==> inputs of willow <==
==> flow/design.v <==
module alu_top (
    input             clk,
    input      [15:0] a,
    input      [15:0] b,
    input      [2:0]  opcode,
    input      [1:0]  mode,
    output reg [31:0] result,
    output reg        eq
);
    reg [15:0] a_q;
    reg [15:0] b_q;
    reg [2:0]  opcode_q;
    reg [1:0]  mode_q;
    wire [31:0] alu_out;
    wire        alu_eq;
    ALU u_alu (.a(a_q), .b(b_q), .opcode(opcode_q), .mode(mode_q),
               .outALU(alu_out), .eq(alu_eq));
    always @(posedge clk) begin
        a_q      <= a;
        b_q      <= b;
        opcode_q <= opcode;
        mode_q   <= mode;
        result   <= alu_out;
        eq       <= alu_eq;
    end
endmodule

`timescale 1ns / 1ps
module logic_unit(a,b,opcode,outlu,eq);
input [15:0] a;
input [15:0] b;
input [2:0] opcode;
output [31:0] outlu;
output eq;
reg [31:0] outlu;
reg eq;
always@(a,b,opcode)
begin
	case(opcode)
	3'b000: outlu = {16'h0000, (a & b)};
	3'b001: outlu = {16'h0000, (a | b)};
	3'b010: outlu = {16'h0000, (a ^ b)};
	3'b011: outlu = {16'h0000, (~ a)};	
	default outlu = 32'h00000000;
	endcase
end
always@(a,b)
begin
	if( a == b) begin
	eq = 1;
	end
	else begin
	eq = 0;
	end
end
endmodule
`timescale 1ns / 1ps
module arith(a,b,opcode,outau);
input [15:0] a;
input [15:0] b;
input [2:0] opcode;
output [31:0] outau;
reg [31:0] outau;
always@(a,b,opcode)
begin
	case(opcode)
	3'b000: outau = {16'h0000, a + b};
	3'b001: outau = a * b;
	3'b010: if (a > b) begin
		outau = a - b;
		end
		else begin
		outau = b - a;
		end
	3'b011: if (a > b) begin
		outau = (b == 16'h0000) ? 32'hFFFFFFFF : a / b;
		end
		else begin
		outau = (a == 16'h0000) ? 32'hFFFFFFFF : b / a;
		end
	3'b100: outau = a + 1;
	3'b101: outau = a - 1;
	default outau = 32'h00000000;
	endcase
end
endmodule
`timescale 1ns / 1ps
module crypto(a,opcode,outcu);
input [15:0] a;
input [2:0] opcode;
output reg [31:0] outcu;
integer i;
always@(a,opcode)
begin
	outcu = 32'h00000000;
	case(opcode)
    3'b000: outcu = (a>>1) ^ a;
    3'b001: begin
        for (i=0; i<16; i=i+1) begin
        outcu[i] = ^(a>>i);  
    end
    end
	default outcu = 32'h00000000;
	endcase
end   
endmodule
`timescale 1ns / 1ps
module ALU( a, b, opcode, mode, outALU, eq);
input [15:0] a;
input [15:0] b;
input [2:0] opcode;
input [1:0] mode;
output [31:0] outALU;
output  eq;
reg [31:0] outALU;
reg eq;
wire [31:0] outau;
wire [31:0] outlu;
wire [31:0] outcu;
wire teq;
arith a1 (.a(a), .b(b), .opcode(opcode), .outau(outau));
logic_unit l1 (.a(a), .b(b), .opcode(opcode), .outlu(outlu), .eq(teq));
crypto d1 (.a(a),.opcode(opcode), .outcu(outcu));
always@(*)
begin
	if(mode == 2'b00) begin
	outALU = outlu;
	end
	else if (mode == 2'b01) begin
	outALU = outau;
	end
	else if (mode == 2'b10) begin
	outALU = outcu;
	end
	else begin
	outALU = 32'h00000000;
	end
	eq = teq;
end
endmodule
==> flow/run.sh <==
#!/bin/bash
# the make line also repeats each setting of config.mk as NAME=value (left out here)
make -C /OpenROAD-flow-scripts/flow DESIGN_CONFIG=/design/flow/config.mk WORK_HOME=/design/flow/orfs CLKGATE_MAP_FILE= finish
==> flow/config.mk <==
export PLATFORM = sky130hd
export DESIGN_NAME = alu_top
export DESIGN_NICKNAME = alu_top
export VERILOG_FILES = /design/flow/design.v
export SDC_FILE = /design/flow/constraint.sdc
export NUM_CORES = 4
export LEC_CHECK = 0
export CAP_MARGIN = 20
export CORE_MARGIN = 2
export CORE_UTILIZATION = 72
export CTS_CLUSTER_DIAMETER = 363
export CTS_CLUSTER_SIZE = 41
export MAX_ROUTING_LAYER = met4
export SLEW_MARGIN = 20
==> flow/constraint.sdc <==
create_clock -name core_clock -period 83.8 [get_ports {clk}]
set_input_delay 16.7600 -clock core_clock [delete_from_list [all_inputs] [get_ports {clk}]]
set_output_delay 16.7600 -clock core_clock [all_outputs]
set_load 0.01 [all_outputs]
==> inputs of garnet, as changes to willow <==
Settings changed: ABC_AREA set to 1, CTS_CLUSTER_DIAMETER 363 to 364, CTS_CLUSTER_SIZE 41 to unset, PLACE_DENSITY_LB_ADDON set to 0.2, TNS_END_PERCENT set to 5.
==> qor summary <==
	willow	garnet
Result of the run	did not finish	timing/DRC/antenna clean
Failing step	global routing	-
Share of synthesized area occupied by flip-flops and latches	3.828%	3.622%
Avg Cell Area, Syn	7.399 um^2	6.564 um^2
Cell total in the yosys stat output	4948	5895
Area fraction in mux cells	4.358%	0.02910%
Share of synthesized cell area in and-or and or-and compound cells	27.02%	16.38%
Die Size	52670 um^2	55610 um^2
Post-DP HPWL	100500 um	93200 um
Die boundary width	229.5 um	235.8 um
Most common cell in the netlist	sky130_fd_sc_hd__ha_1	sky130_fd_sc_hd__nand2_1
Post-synthesis simple-gate area fraction	21.68%	30.35%
Area share of the largest cell type after synthesis	20.23%	19.14%
Mapped cell area	36610 um^2	38690 um^2
FP Util	72.97%	73.19%
Area fraction in full adders, half adders and majority gates	31.01%	29.34%
Post-CTS Repair Setup Buffers	68	6
Parity-gate share of the synthesized area counting xor and xnor cells	6.337%	7.357%

========
==> inputs of build 51 <==
// alu_top: RTL as listed in full above, without the edits since
==> flow/config.mk <==
export PLATFORM = sky130hd
export DESIGN_NAME = alu_top
export DESIGN_NICKNAME = alu_top
export VERILOG_FILES = /design/flow/design.v
export SDC_FILE = /design/flow/constraint.sdc
export NUM_CORES = 4
export LEC_CHECK = 0
export ABC_AREA = 1
export CAP_MARGIN = 20
export CORE_MARGIN = 6
export CORE_UTILIZATION = 18
export CTS_CLUSTER_DIAMETER = 369
export CTS_CLUSTER_SIZE = 100
export PLACE_DENSITY = 0.75
export SETUP_SLACK_MARGIN = -2.0
export SLEW_MARGIN = 20
export TNS_END_PERCENT = 20
==> flow/constraint.sdc <==
create_clock -name core_clock -period 90.0 [get_ports {clk}]
set_input_delay 18.0000 -clock core_clock [delete_from_list [all_inputs] [get_ports {clk}]]
set_output_delay 18.0000 -clock core_clock [all_outputs]
set_load 0.01 [all_outputs]
run.sh (not shown) runs the stock make flow with config.mk's settings and CLKGATE_MAP_FILE=.
==> trial 52 (differences from build 51) <==
ABC_AREA = default   (was 1)
CAP_MARGIN = 0   (was 20)
CELL_PAD_IN_SITES_DETAIL_PLACEMENT = 2   (was default)
CORE_MARGIN = 5   (was 6)
CORE_UTILIZATION = 16   (was 18)
CTS_CLUSTER_DIAMETER = 339   (was 369)
CTS_CLUSTER_SIZE = 60   (was 100)
GPL_ROUTABILITY_DRIVEN = 1   (was default)
GPL_TIMING_DRIVEN = 0   (was default)
HOLD_SLACK_MARGIN = 0.23   (was default)
MAX_ROUTING_LAYER = met4   (was default)
PLACE_DENSITY = default   (was 0.75)
SETUP_SLACK_MARGIN = default   (was -2.0)
SLEW_MARGIN = 35   (was 20)
TNS_END_PERCENT = 45   (was 20)
==> build 66 (differences from build 51) <==
ABC_AREA = default   (was 1)
CORE_MARGIN = 2   (was 6)
CORE_UTILIZATION = 40   (was 18)
CTS_CLUSTER_DIAMETER = default   (was 369)
CTS_CLUSTER_SIZE = default   (was 100)
PLACE_DENSITY = default   (was 0.75)
SETUP_SLACK_MARGIN = default   (was -2.0)
TNS_END_PERCENT = default   (was 20)
==> flow_metrics.env <==
# source this file to load flow results
export IMPL_post_cts_buffers=0
export IMPL_clockBufferCount=9
export IMPL_pre_cts_ws_ns=-1.01
export IMPL_top_area_frac=0.191
export IMPL_outcome="timing/DRC/antenna clean"
export IMPL_routedLengthMet1_um=55400
export IMPL_worst_slack_ns=6.34
export IMPL_top_layer_used="met5"
(the above is from build 51)
==> flow_metrics.env <==
# implementation run metrics
export IMPL_firstError="[ERROR GRT-0116] Global routing finished with congestion. Check the congestion regions in the DRC Viewer."
export IMPL_top_area_frac=0.202
export IMPL_synth_cells=4948
export IMPL_lastStage="5_1_grt"
export IMPL_outcome="stopped before the end"
export IMPL_pre_cts_ws_ns=-27.71
export IMPL_async_reset_ff_frac=0
(the above is from trial 52)
==> flow_metrics.env <==
# source this file to load flow results
export IMPL_post_cts_buffers=6
export IMPL_die_area_sq_mm=0.0940
export IMPL_outcome="timing/DRC/antenna clean"
export IMPL_top_layer_used="met4"
export IMPL_cts_tree="yes"
export IMPL_routedLengthMet1_um=62000
export IMPL_top_area_frac=0.202
(the above is from build 66)

========
==> 02-14 <==
// alu_top: RTL as listed in full above, without the edits since
clock: 83.8 ns
lec_check: 0
cap_margin: 20
core_margin: 2
core_utilization: 72
cts_cluster_diameter: 333
max_routing_layer: met4
slew_margin: 20
==> 11-15 (differences from 02-14) <==
- ABC_AREA: unset -> 1
- CORE_UTILIZATION: 72 -> 71
- CTS_CLUSTER_DIAMETER: 333 -> 298
- CTS_CLUSTER_SIZE: unset -> 100
- MAX_ROUTING_LAYER: met4 -> unset
- PLACE_DENSITY: unset -> 0.36
- SETUP_SLACK_MARGIN: unset -> 5.0
- TNS_END_PERCENT: unset -> 10
==> flow/constraint.sdc (replaced) <==
create_clock -name core_clock -period 48.4 [get_ports {clk}]
set_input_delay 9.6800 -clock core_clock [delete_from_list [all_inputs] [get_ports {clk}]]
set_output_delay 9.6800 -clock core_clock [all_outputs]
set_load 0.01 [all_outputs]
==> 04-27 (differences from 02-14) <==
- ABC_AREA: unset -> 1
- CAP_MARGIN: 20 -> 15
- CORE_UTILIZATION: 72 -> 66
- CTS_CLUSTER_DIAMETER: 333 -> 44
- MAX_ROUTING_LAYER: met4 -> unset
- SETUP_SLACK_MARGIN: unset -> 0.66
- TNS_END_PERCENT: unset -> 5
==> flow/constraint.sdc (replaced) <==
create_clock -name core_clock -period 73.8 [get_ports {clk}]
set_input_delay 14.7600 -clock core_clock [delete_from_list [all_inputs] [get_ports {clk}]]
set_output_delay 14.7600 -clock core_clock [all_outputs]
set_load 0.01 [all_outputs]
==> flow_metrics.env <==
# source this file to load flow results
export IMPL_stop_stage="4_1_cts"
export IMPL_stop_error="[ERROR DPL-0038] Utilization greater than 100%, impossible to legalize"
export IMPL_core_um2=53800
export IMPL_placed_cells=8091
export IMPL_status="aborted with a tool error"
export IMPL_gp_congestion=1.13
[end of results for 11-15]
==> flow_metrics.env <==
# source this file to load flow results
export IMPL_synth_distinct_cells=121
export IMPL_placed_cells=5898
export IMPL_gp_congestion=1.18
export IMPL_stop_stage="5_1_grt"
export IMPL_status="aborted with a tool error"
export IMPL_core_um2=50200
[end of results for 02-14]
==> flow_metrics.env <==
# source this file to load flow results
export IMPL_setup_viol=3
export IMPL_so_violations="setup timing"
export IMPL_gp_congestion=1.04
export IMPL_status="complete, but fails checks"
export IMPL_core_um2=57800
export IMPL_setup_ws_ns=-5.40
[end of results for 04-27]

========
==> run F: inputs <==
// alu_top: RTL as listed in full above, without the edits since
export LEC_CHECK = 0
export CAP_MARGIN = 0
export CORE_MARGIN = 2
export CORE_UTILIZATION = 72
export HOLD_SLACK_MARGIN = -0.08
export PLACE_DENSITY = 0.65
export SLEW_MARGIN = 20
create_clock -name core_clock -period 77.7 [get_ports {clk}]
==> run Z: changes against run F <==
ABC_AREA = 0   (was unset)
CAP_MARGIN = 15   (was 0)
CTS_CLUSTER_DIAMETER = 339   (was unset)
CTS_CLUSTER_SIZE = 32   (was unset)
HOLD_SLACK_MARGIN = unset   (was -0.08)
MAX_ROUTING_LAYER = met4   (was unset)
PLACE_DENSITY = unset   (was 0.65)
SETUP_SLACK_MARGIN = 0.66   (was unset)
TNS_END_PERCENT = 5   (was unset)
==> flow/constraint.sdc (replaced) <==
create_clock -name core_clock -period 73.8 [get_ports {clk}]
set_input_delay 14.7600 -clock core_clock [delete_from_list [all_inputs] [get_ports {clk}]]
set_output_delay 14.7600 -clock core_clock [all_outputs]
set_load 0.01 [all_outputs]
==> run M: changes against run F <==
CAP_MARGIN = 20   (was 0)
CTS_CLUSTER_DIAMETER = 363   (was unset)
CTS_CLUSTER_SIZE = 33   (was unset)
HOLD_SLACK_MARGIN = unset   (was -0.08)
MAX_ROUTING_LAYER = met4   (was unset)
PLACE_DENSITY = unset   (was 0.65)
==> flow/constraint.sdc (replaced) <==
create_clock -name core_clock -period 83.8 [get_ports {clk}]
set_input_delay 16.7600 -clock core_clock [delete_from_list [all_inputs] [get_ports {clk}]]
set_output_delay 16.7600 -clock core_clock [all_outputs]
set_load 0.01 [all_outputs]
==> run C: changes against run F <==
CAP_MARGIN = 20   (was 0)
CORE_UTILIZATION = 26   (was 72)
HOLD_SLACK_MARGIN = unset   (was -0.08)
PLACE_DENSITY = unset   (was 0.65)
==> flow/constraint.sdc (replaced) <==
create_clock -name core_clock -period 87.1 [get_ports {clk}]
set_input_delay 17.4200 -clock core_clock [delete_from_list [all_inputs] [get_ports {clk}]]
set_output_delay 17.4200 -clock core_clock [all_outputs]
set_load 0.01 [all_outputs]
==> comparison table <==
metric                                                                                          run Z                       run M                           run F                       run C
HPWL Detailed                                                                                  146 mm                      100 mm                          132 mm                      111 mm
Clock root buffer                                                                                   -  sky130_fd_sc_hd__clkbuf_16                               -  sky130_fd_sc_hd__clkbuf_16
Clock Tree Buf Depth                                                                                -                           2                               -                           2
Synthesized-area fraction occupied by adder cells                                               31.0%                       31.0%                           31.0%                       31.0%
Outcome                                                                        stopped before the end      stopped before the end          stopped before the end     complete, no violations
Last stage reached                                                     clock tree synthesis (4_1_cts)    global routing (5_1_grt)  clock tree synthesis (4_1_cts)                           -
Cell row count                                                                                     82                          82                              82                         137
Weighted congestion at the end of routability-driven global placement                            1.18                        1.18                            1.14                       0.989
Die width                                                                                 229 microns                 229 microns                     229 microns                 379 microns
Number of buffers added for setup after CTS                                                         -                          68                               -                          21
Count of H-tree levels built during CTS                                                             -                           3                               -                           3
Fraction of synthesis flops using an asynchronous set or reset pin                                 0%                          0%                              0%                          0%
Clock buffer count from CTS                                                                         -                           9                               -                           9
Number of hold buffers added after cts                                                              -                           0                               -                           0
Floorplan die area                                                                        52700 sq um                 52700 sq um                     52700 sq um                144000 sq um
Cell area after placement                                                                 48700 sq um                 41400 sq um                     47600 sq um                 42400 sq um
Mapped cell area                                                                          36600 sq um                 36600 sq um                     36600 sq um                 36600 sq um
Cell count after placement                                                                       6865                        5898                            6691                        7044
Resized cells post-CTS                                                                              -                          95                               -                          55
Initial standard-cell utilization of the core                                                   73.0%                       73.0%                           73.0%                       26.2%
Die span in y                                                                             229 microns                 229 microns                     229 microns                 379 microns
Number of enable flip-flop cells                                                                    0                           0                               0                           0
Clk sinks                                                                                           -                          70                               -                          70
Area of the core                                                                          50200 sq um                 50200 sq um                     50200 sq um                140000 sq um
Pre-CTS setup slack                                                                         -13.62 ns                    -3.57 ns                        -8.60 ns                    -2.71 ns

========
==> build 55 <==
RTL: the design.v shown in full above, as it stands there.
clock: 50.3 ns
lec_check: 0
abc_area: 0
cap_margin: 15
cell_pad_in_sites_detail_placement: 2
cell_pad_in_sites_global_placement: 2
core_margin: 4
core_utilization: 65
cts_cluster_diameter: 356
cts_cluster_size: 24
gpl_timing_driven: 0
max_routing_layer: met4
place_density_lb_addon: 0.0
setup_slack_margin: 0.66
slew_margin: 20
tns_end_percent: 60
==> trial 53 (differences from build 55) <==
- ABC_AREA: 0 -> unset
- CAP_MARGIN: 15 -> 20
- CELL_PAD_IN_SITES_DETAIL_PLACEMENT: 2 -> unset
- CELL_PAD_IN_SITES_GLOBAL_PLACEMENT: 2 -> unset
- CORE_MARGIN: 4 -> 2
- CORE_UTILIZATION: 65 -> 58
- CTS_CLUSTER_DIAMETER: 356 -> unset
- CTS_CLUSTER_SIZE: 24 -> unset
- GPL_TIMING_DRIVEN: 0 -> unset
- MAX_ROUTING_LAYER: met4 -> unset
- PLACE_DENSITY_LB_ADDON: 0.0 -> unset
- SETUP_SLACK_MARGIN: 0.66 -> unset
- TNS_END_PERCENT: 60 -> unset
==> flow/constraint.sdc (replaced) <==
create_clock -name core_clock -period 73.8 [get_ports {clk}]
set_input_delay 14.7600 -clock core_clock [delete_from_list [all_inputs] [get_ports {clk}]]
set_output_delay 14.7600 -clock core_clock [all_outputs]
set_load 0.01 [all_outputs]
==> build 12 (differences from build 55) <==
- CELL_PAD_IN_SITES_DETAIL_PLACEMENT: 2 -> unset
- CELL_PAD_IN_SITES_GLOBAL_PLACEMENT: 2 -> unset
- CORE_MARGIN: 4 -> 2
- CORE_UTILIZATION: 65 -> 72
- CTS_CLUSTER_DIAMETER: 356 -> 339
- CTS_CLUSTER_SIZE: 24 -> 31
- GPL_TIMING_DRIVEN: 0 -> unset
- PLACE_DENSITY_LB_ADDON: 0.0 -> unset
- TNS_END_PERCENT: 60 -> 5
==> flow/constraint.sdc (replaced) <==
create_clock -name core_clock -period 73.8 [get_ports {clk}]
set_input_delay 14.7600 -clock core_clock [delete_from_list [all_inputs] [get_ports {clk}]]
set_output_delay 14.7600 -clock core_clock [all_outputs]
set_load 0.01 [all_outputs]
==> build 98 (differences from build 55) <==
- ABC_AREA: 0 -> unset
- CAP_MARGIN: 15 -> 20
- CELL_PAD_IN_SITES_DETAIL_PLACEMENT: 2 -> unset
- CELL_PAD_IN_SITES_GLOBAL_PLACEMENT: 2 -> unset
- CORE_MARGIN: 4 -> 2
- CORE_UTILIZATION: 65 -> 57
- CTS_CLUSTER_DIAMETER: 356 -> unset
- CTS_CLUSTER_SIZE: 24 -> unset
- GPL_TIMING_DRIVEN: 0 -> unset
- MAX_ROUTING_LAYER: met4 -> unset
- PLACE_DENSITY_LB_ADDON: 0.0 -> unset
- SETUP_SLACK_MARGIN: 0.66 -> unset
- TNS_END_PERCENT: 60 -> 5
==> flow/constraint.sdc (replaced) <==
create_clock -name core_clock -period 73.8 [get_ports {clk}]
set_input_delay 14.7600 -clock core_clock [delete_from_list [all_inputs] [get_ports {clk}]]
set_output_delay 14.7600 -clock core_clock [all_outputs]
set_load 0.01 [all_outputs]
==> results <==
Trial 53 did not get past global routing. Build 12 did not get past clock tree synthesis (DPL-0038). Build 98 finished with setup timing left. Build 55 ended with an error in global placement without I/O.
Die area, highest first: build 98, trial 53, build 55, build 12.
Synthesized area is the same in build 55 and trial 53.
Synthesized cell count is the same in trial 53 and build 12.
